## v15
## fadd_sub
module fadd_sub(
  input logic        clk_i,
  input logic [31:0] operand_a,
  input logic [31:0] operand_b,
  output logic[31:0] result_o
);
For scale: roughly 1900 cells after synthesis, roughly 66 flip-flops, ~97 I/O pins.
==> flow/config.mk <==
export PLATFORM = sky130hd
export DESIGN_NAME = fadd_sub
export DESIGN_NICKNAME = fadd_sub
export VERILOG_FILES = /design/flow/design.v
export SDC_FILE = /design/flow/constraint.sdc
export NUM_CORES = 4
export LEC_CHECK = 0
export ABC_AREA = 1
export CAP_MARGIN = 0
export CORE_ASPECT_RATIO = 0.51
export CORE_MARGIN = 2
export CORE_UTILIZATION = 47
export CTS_CLUSTER_SIZE = 62
export GPL_ROUTABILITY_DRIVEN = 0
export GPL_TIMING_DRIVEN = 0
export HOLD_SLACK_MARGIN = 0.07
export MAX_ROUTING_LAYER = met5
export MIN_ROUTING_LAYER = met2
export PLACE_DENSITY = 0.73
export SETUP_SLACK_MARGIN = 2.38
export SLEW_MARGIN = 35
export TNS_END_PERCENT = 95
==> flow/constraint.sdc <==
create_clock -name core_clock -period 14.7 [get_ports {clk_i}]
set_input_delay 2.9400 -clock core_clock [delete_from_list [all_inputs] [get_ports {clk_i}]]
set_output_delay 2.9400 -clock core_clock [all_outputs]
set_load 0.01 [all_outputs]
run.sh (not shown) runs the stock make flow with config.mk's settings and CLKGATE_MAP_FILE=.
v15: GRT-0116 in 5_1_grt -> run aborted
The inputs of v3 differ from those of v15 as listed below.
- CTS_CLUSTER_DIAMETER newly set to 45
- CORE_ASPECT_RATIO removed (was 0.51)
- MIN_ROUTING_LAYER removed (was met2)
- CAP_MARGIN changed from 0 to 15
- PLACE_DENSITY removed (was 0.73)
- ABC_AREA removed (was 1)
- GPL_ROUTABILITY_DRIVEN removed (was 0)
- SETUP_SLACK_MARGIN changed from 2.38 to -0.12
- GPL_TIMING_DRIVEN removed (was 0)
- CORE_UTILIZATION changed from 47 to 66
- HOLD_SLACK_MARGIN removed (was 0.07)
- the clock period (ns, I/O delays scaled along) changed from 14.7 to 9.84
==> comparison <==
- Number of synthesized register bits came out exactly the same in v3 and v15.
- Taking v15 as the reference, in v3 synthesis area per yosys fell by 7.0%, synthesized netlist net count fell by 25%, multiplexer fraction of the synthesized cell area rose by 12 points.
- For synthesized cell count, dividing the value from v3 by the value from v15 gives 0.72.
- No crash in v3: every stage finished, but the layout fails its final checks due to negative setup slack.
- Die area: v3 < v15

---

The RTL this note starts from:
==> flow/design.v <==
/*verilator lint_off UNUSEDSIGNAL*/
/*verilator lint_off MULTITOP*/
/*verilator lint_off WIDTH*//*verilator lint_off LATCH*/
module fadd_sub(
  input logic        clk_i,
  input logic [31:0] operand_a,
  input logic [31:0] operand_b,
  output logic[31:0] result_o
);
  logic [7:0]  a_exponent, b_exponent;             
  logic [7:0]  result_exponent;
  logic [23:0] a_mantissa, b_mantissa;             
  logic [24:0] result_mantissa;
  logic        a_sign, b_sign, result_sign;        
  logic [23:0] tmp_mantissa;
  logic [7:0]  in_e, out_e;
  logic [24:0] in_m, out_m;
  logic [7:0]  diff;
always_ff@(posedge(clk_i))
begin
  a_sign <= operand_a[31];
  b_sign <= operand_b[31];
  if(operand_a[30:23]==0)
    begin
      a_exponent <= (operand_a[22:0] != 0)? 8'b00000001 : 8'b00000000;
      a_mantissa <= {1'b0,operand_a[22:0]};
    end
  else
    begin
      a_exponent <= operand_a[30:23];
      a_mantissa <= {1'b1,operand_a[22:0]};
    end
  if(operand_b[30:23]==0)
    begin
      b_exponent <= (operand_b[22:0] != 0)? 8'b00000001 : 8'b00000000;
      b_mantissa <= {1'b0,operand_b[22:0]};
    end
  else
    begin
      b_exponent <= operand_b[30:23];
      b_mantissa <= {1'b1,operand_b[22:0]};
    end
end
always_comb
begin
  diff         = 8'd0;
  tmp_mantissa = 24'd0;
  if(a_exponent == b_exponent)
    begin
      result_exponent = a_exponent;
      if(a_sign == b_sign)                                                     
        begin
          result_sign           = a_sign;
          result_mantissa       = a_mantissa + b_mantissa;
        end
      else                                                                    
        begin
          if(a_mantissa > b_mantissa)
            begin
              result_sign     = a_sign;
              result_mantissa = a_mantissa - b_mantissa;
            end
          else
            begin
              result_sign     = b_sign;
              result_mantissa = b_mantissa - a_mantissa;
            end
        end
    end
  else                                                                               
    begin
      if(a_exponent > b_exponent)
        begin
          result_sign     = a_sign;
          result_exponent = a_exponent;
          diff            = a_exponent - b_exponent;
          tmp_mantissa    = b_mantissa >> diff;
          if(a_sign == b_sign)
            result_mantissa = a_mantissa + tmp_mantissa;
          else
            result_mantissa = a_mantissa - tmp_mantissa;
        end
      else
        begin
          result_sign      = b_sign;
          result_exponent  = b_exponent;
          diff             = b_exponent - a_exponent;
          tmp_mantissa     = a_mantissa >> diff;
          if(a_sign == b_sign)
            result_mantissa  = b_mantissa + tmp_mantissa;
          else
            result_mantissa  = b_mantissa - tmp_mantissa;
        end
    end
  if(result_mantissa[24]==1)
    begin
      result_exponent = result_exponent + 8'd1;
      result_mantissa = result_mantissa >> 1;
    end
  result_o = {result_sign, result_exponent, result_mantissa[22:0]};
end
endmodule
Settings: LEC_CHECK=0, ABC_AREA=1, CAP_MARGIN=15, CORE_MARGIN=6, CORE_UTILIZATION=43, CTS_CLUSTER_DIAMETER=245, CTS_CLUSTER_SIZE=99, MAX_ROUTING_LAYER=met5, PLACE_DENSITY=0.61, SETUP_SLACK_MARGIN=-1.04, SLEW_MARGIN=5, TNS_END_PERCENT=10; clock period 14.7 ns.
Change:
Settings changed: ABC_AREA 1 to default, CTS_CLUSTER_DIAMETER 245 to 179, SLEW_MARGIN 5 to 35.
The changed run completed without violations.
Cell area went down by 4.9%.
Clock-buffer cell count rose by 2.
Sequential share of layout area came out higher by 0.55 points.

---

## alpha
// fadd_sub: RTL as listed in full above, without the edits since
Settings: LEC_CHECK=0, CAP_MARGIN=20, CORE_MARGIN=2, CORE_UTILIZATION=50, SETUP_SLACK_MARGIN=1.89, SLEW_MARGIN=20; clock period 6.48 ns.
alpha ran in full, but the layout does not pass; the checks complain about setup timing.
diff inputs: alpha => beta
Settings: SETUP_SLACK_MARGIN: 1.89 -> unset; CORE_UTILIZATION: 50 -> 46; the clock period (ns, I/O delays scaled along): 6.48 -> 11.7.
### Flow results
Cmp alpha and beta / setup slack / higher: beta
What the final checks of alpha revealed, after a flow that finished every stage, was a layout that fails on setup timing.
beta completed end to end with timing, DRC and antenna clean.
| die boundary width | higher: beta |
Diff alpha -> beta: total of plain and repair buffers excluding clock buffers now sits lower; post-synthesis adder-cell area fraction now sits at about the same level.
Hold slack delta (beta − alpha): favourable
Post-placement cell area: higher on alpha
For gamma, these inputs were changed with respect to beta:
Settings: CORE_UTILIZATION now 11, was 46; the clock period (ns, I/O delays scaled along) now 12.8, was 11.7.
==> comparison <==
- Measured against each other, beta and gamma differ in number of clock buffers in the layout, the higher figure coming from gamma.
- Against beta, gamma reports a hold slack that is higher.
- Relative to beta, the register share of the cell area of gamma is lower by 0.89 points.
- Required time reported for the critical path endpoint (lower): beta
- Final area delta (gamma − beta): unfavourable
- Amount of wire on met3 after detailed routing grows by more than 100% when moving from beta to gamma.
> inputs changed (gamma -> delta)
Settings: CORE_UTILIZATION now 65, was 11; the clock period (ns, I/O delays scaled along) now 9.44, was 12.8.
--- outcome ---
For delta, the flow was terminated by a tool error in global routing (5_1_grt) and produced no final design.
Area of the chip for delta: 82% down relative to gamma
gamma -> delta: average footprint of a synthesized cell delta 0, exact match
Count of standard-cell rows (delta vs. gamma) decreases by more than half

---

RTL: the design.v shown in full above, as it stands there.
clock: 3.69 ns
lec_check: 0
abc_area: 1
cap_margin: 20
core_margin: 2
core_utilization: 72
cts_cluster_diameter: 358
cts_cluster_size: 95
place_density: 0.41
slew_margin: 20
tns_end_percent: 10
The baseline died in detailed placement with DPL-0038.
Next try:
- ABC_AREA: 1 -> default
- CELL_PAD_IN_SITES_GLOBAL_PLACEMENT: default -> 1
- CORE_UTILIZATION: 72 -> 43
- CTS_CLUSTER_DIAMETER: 358 -> default
- CTS_CLUSTER_SIZE: 95 -> default
- PLACE_DENSITY: 0.41 -> default
- TNS_END_PERCENT: 10 -> default
- clock period: 3.69 -> 12.0 ns (I/O delays scaled with it)
The new run finished with timing, DRC and antenna clean.
Synthesized cell count goes down by a quarter to a third.
Die area climbs by well over a third.
Area after synthesis goes down by a few percent.
Next try:
- CELL_PAD_IN_SITES_DETAIL_PLACEMENT: default -> 1
- CELL_PAD_IN_SITES_GLOBAL_PLACEMENT: 1 -> 3
- CORE_ASPECT_RATIO: default -> 0.54
- CORE_MARGIN: 2 -> 6
- CTS_CLUSTER_SIZE: default -> 54
- HOLD_SLACK_MARGIN: default -> -0.09
- MAX_ROUTING_LAYER: default -> met5
What happened: This time the run stopped in global placement on GPL-0301. Die area rises by 11%. Area after synthesis stays the same. Synthesized cell count does not change.
Next try:
- ABC_AREA: default -> 1
- CELL_PAD_IN_SITES_DETAIL_PLACEMENT: 1 -> default
- CELL_PAD_IN_SITES_GLOBAL_PLACEMENT: 3 -> default
- CORE_ASPECT_RATIO: 0.54 -> default
- CORE_MARGIN: 6 -> 3
- CORE_UTILIZATION: 43 -> 40
- CTS_CLUSTER_SIZE: 54 -> default
- HOLD_SLACK_MARGIN: -0.09 -> default
- MAX_ROUTING_LAYER: met5 -> default
- MIN_ROUTING_LAYER: default -> met2
=> This time the run completed with no timing, DRC or antenna violations; area after synthesis increases by about 7.5%; die size increases by 6.2%; synthesized cell count increases by 38%.

---

// fadd_sub: RTL as listed in full above, without the edits since
export LEC_CHECK = 0
export ABC_AREA = 1
export CAP_MARGIN = 15
export CELL_PAD_IN_SITES_GLOBAL_PLACEMENT = 3
export CORE_ASPECT_RATIO = 0.51
export CORE_MARGIN = 2
export CORE_UTILIZATION = 47
export CTS_CLUSTER_SIZE = 62
export GPL_ROUTABILITY_DRIVEN = 1
export GPL_TIMING_DRIVEN = 1
export MAX_ROUTING_LAYER = met5
export MIN_ROUTING_LAYER = met1
export PLACE_DENSITY_LB_ADDON = 0.19
export SETUP_SLACK_MARGIN = 0.48
export SLEW_MARGIN = 40
export TNS_END_PERCENT = 95
create_clock -name core_clock -period 14.7 [get_ports {clk_i}]
The first run ended with an error in global placement without I/O on FLW-0024.
Next try:
ABC_AREA = default   (was 1)
CELL_PAD_IN_SITES_GLOBAL_PLACEMENT = default   (was 3)
CORE_ASPECT_RATIO = default   (was 0.51)
CORE_UTILIZATION = 58   (was 47)
GPL_ROUTABILITY_DRIVEN = default   (was 1)
GPL_TIMING_DRIVEN = default   (was 1)
MIN_ROUTING_LAYER = default   (was met1)
PLACE_DENSITY_LB_ADDON = default   (was 0.19)
SETUP_SLACK_MARGIN = default   (was 0.48)
SLEW_MARGIN = 35   (was 40)
clock period = 8.98 ns   (was 14.7 ns; I/O delays follow)
The new run reached the layout checks and failed them: setup timing.
Die size drops by about 24%.
Synthesized cell count drops by 28%.
Synthesized area drops by 7.0%.
Next try:
CORE_UTILIZATION = 72   (was 58)
CTS_CLUSTER_DIAMETER = 45   (was default)
PLACE_DENSITY = 0.35   (was default)
SETUP_SLACK_MARGIN = -0.12   (was default)
clock period = 9.84 ns   (was 8.98 ns; I/O delays follow)
With this change the flow died in global routing, error GRT-0232.
Area after synthesis is unchanged.
Synthesized cell count is unchanged.
Die size went down by 19%.
Next try:
CORE_UTILIZATION = 47   (was 72)
CTS_CLUSTER_DIAMETER = default   (was 45)
PLACE_DENSITY = 0.73   (was 0.35)
SETUP_SLACK_MARGIN = 2.38   (was -0.12)
clock period = 14.7 ns   (was 9.84 ns; I/O delays follow)
What happened: The new run ran to the end with no violations. Synthesized area stays the same. Die area goes up by well over a third. Synthesized cell count stays the same.

---

Starts from the design.v that is shown in full above.
make LEC_CHECK=0 CAP_MARGIN=15 CORE_MARGIN=2 CORE_UTILIZATION=72 CTS_CLUSTER_DIAMETER=381 CTS_CLUSTER_SIZE=36 MAX_ROUTING_LAYER=met5 PLACE_DENSITY_LB_ADDON=0.01 SETUP_SLACK_MARGIN=2.54 SLEW_MARGIN=35 TNS_END_PERCENT=95 finish   # period 9.66 ns
The first run aborted during global routing (5_1_grt).
==> next run, changes <==
==> flow/config.mk (replaced) <==
export PLATFORM = sky130hd
export DESIGN_NAME = fadd_sub
export DESIGN_NICKNAME = fadd_sub
export VERILOG_FILES = /design/flow/design.v
export SDC_FILE = /design/flow/constraint.sdc
export NUM_CORES = 4
export LEC_CHECK = 0
export CAP_MARGIN = 20
export CORE_MARGIN = 2
export CORE_UTILIZATION = 23
export SLEW_MARGIN = 20
==> flow/constraint.sdc (replaced) <==
create_clock -name core_clock -period 18.6 [get_ports {clk_i}]
set_input_delay 3.7200 -clock core_clock [delete_from_list [all_inputs] [get_ports {clk_i}]]
set_output_delay 3.7200 -clock core_clock [all_outputs]
set_load 0.01 [all_outputs]
Outcome:
- The new run produced a clean layout
- area after synthesis stays the same
- die area climbs to 3.0 times its value
- synthesized cell count is unchanged

---

run A:
// fadd_sub: RTL as listed in full above, without the edits since
Settings: LEC_CHECK=0, CAP_MARGIN=20, CELL_PAD_IN_SITES_GLOBAL_PLACEMENT=0, CORE_MARGIN=2, CORE_UTILIZATION=43, MAX_ROUTING_LAYER=met4, SLEW_MARGIN=20; clock period 12.0 ns.
Every stage of the flow completed for run A, and the final layout passed the timing, DRC and antenna checks.
Input changes introduced in run B (baseline for comparison: run A):
- SETUP_SLACK_MARGIN newly set to -0.99
- TNS_END_PERCENT newly set to 15
- CORE_UTILIZATION changed from 43 to 65
- CTS_CLUSTER_DIAMETER newly set to 187
- CTS_CLUSTER_SIZE newly set to 100
- MAX_ROUTING_LAYER removed (was met4)
- CELL_PAD_IN_SITES_GLOBAL_PLACEMENT removed (was 0)
- CORE_MARGIN changed from 2 to 7
Notes after the runs:
Run B finished all stages; layout check result: FAIL, due to setup timing. Summary of the comparison: highest attainable clock frequency is lower in run B, relative to run A. For run B, the worst-path cell with the longest stage delay was sky130_fd_sc_hd__mux2_2, unlike run A, where it was sky130_fd_sc_hd__clkdlybuf4s50_1. The run showing the greater signal arrival time at the worst endpoint is run B. On worst hold slack, run A tracks run B almost exactly. From run A to run B the numbers moved as follows: routed wire length -2400 um; via count of the first global-routing pass +about 3.6%; detailed-route vias per instance +about 11%; final area -360 sq um; combinational group share of total power +0.6 points.
[inputs] run C vs run B
- HOLD_SLACK_MARGIN: unset -> 0.04
- SETUP_SLACK_MARGIN: -0.99 -> unset
- CORE_ASPECT_RATIO: unset -> 0.54
- CORE_MARGIN: 7 -> 6
- CELL_PAD_IN_SITES_DETAIL_PLACEMENT: unset -> 2
- CTS_CLUSTER_SIZE: 100 -> 54
- CELL_PAD_IN_SITES_GLOBAL_PLACEMENT: unset -> 3
- MAX_ROUTING_LAYER: unset -> met4
- CTS_CLUSTER_DIAMETER: 187 -> unset
- CORE_UTILIZATION: 65 -> 43
- TNS_END_PERCENT: 15 -> unset
### Flow results
The flow ended early for run C: it failed with a tool error in 3_3_place_gp.
Summary: with run B as the reference, die span in x in run C moved up by more than half.
The area of the core region number comes out higher for run C vs run B.
Re post-synthesis net count: no difference whatsoever between run B and run C.
Fraction of synthesized area in multiplexers essentially unchanged between run B and run C.
[run C vs run B] overall die height: lower in run C
Run B -> run C: basic-gate share of the synthesized area counting and, or, nand and nor cells delta 0, exact match
Per the comparison of run C with run B, total of flip-flops plus latches after synthesis flat, area figure in the yosys stat output flat, chip area up 43%, and-or/or-and share of the synthesized area flat.

---

== v33 ==
Starts from the design.v that is shown in full above.
Settings: LEC_CHECK=0, ABC_AREA=1, CAP_MARGIN=20, CORE_ASPECT_RATIO=0.5, CORE_MARGIN=2, CORE_UTILIZATION=72, CTS_CLUSTER_DIAMETER=358, CTS_CLUSTER_SIZE=95, PLACE_DENSITY=0.41, SLEW_MARGIN=20; clock period 3.69 ns.
Flow for v33 halted at detailed placement, error code DPL-0038.
#### Input delta (v44 over v33)
# v33
export LEC_CHECK = 0
export ABC_AREA = 1
export CAP_MARGIN = 20
export CORE_ASPECT_RATIO = 0.5
export CORE_MARGIN = 2
export CORE_UTILIZATION = 72
export CTS_CLUSTER_DIAMETER = 358
export CTS_CLUSTER_SIZE = 95
export PLACE_DENSITY = 0.41
export SLEW_MARGIN = 20
create_clock -name core_clock -period 3.69 [get_ports {clk_i}]
# v44
export LEC_CHECK = 0
export CAP_MARGIN = 20
export CORE_MARGIN = 2
export CORE_UTILIZATION = 40
export SLEW_MARGIN = 20
create_clock -name core_clock -period 12.0 [get_ports {clk_i}]
Results
Changes observed in v44 relative to v33: mean instance size in the synthesized netlist shows an increase of about 30%; chip area in the Yosys report shrank by 7.0%.
Status: number of enable-type register cells in the synthesized netlist parity (v33, v44)
v44 completed end to end with timing, DRC and antenna clean.
v33: aborted in detailed placement (tool error)
Changes in v57 relative to v44:
# v44
export LEC_CHECK = 0
export CAP_MARGIN = 20
export CORE_MARGIN = 2
export CORE_UTILIZATION = 40
export SLEW_MARGIN = 20
create_clock -name core_clock -period 12.0 [get_ports {clk_i}]
# v57
export LEC_CHECK = 0
export ABC_AREA = 1
export CAP_MARGIN = 20
export CORE_MARGIN = 7
export CORE_UTILIZATION = 23
export CTS_CLUSTER_DIAMETER = 187
export CTS_CLUSTER_SIZE = 100
export PLACE_DENSITY = 0.9
export SLEW_MARGIN = 20
export TNS_END_PERCENT = 15
create_clock -name core_clock -period 12.0 [get_ports {clk_i}]
==> results <==
- Of v57 and v44, the higher number of cells on the critical path belongs to v57.
- For v44, the slowest cell on the critical path was sky130_fd_sc_hd__clkdlybuf4s50_1, unlike v57, where it was sky130_fd_sc_hd__nand3_2.
- v57 vs. v44: final non-filler cell total saw an increase; met2 demand-to-capacity share in global routing fell by 25 points.
- On clock power: v57 sits above v44.
- Post-route worst setup slack, v57 and v44: larger value in v57
Power is estimated from default activity; no workload was simulated.
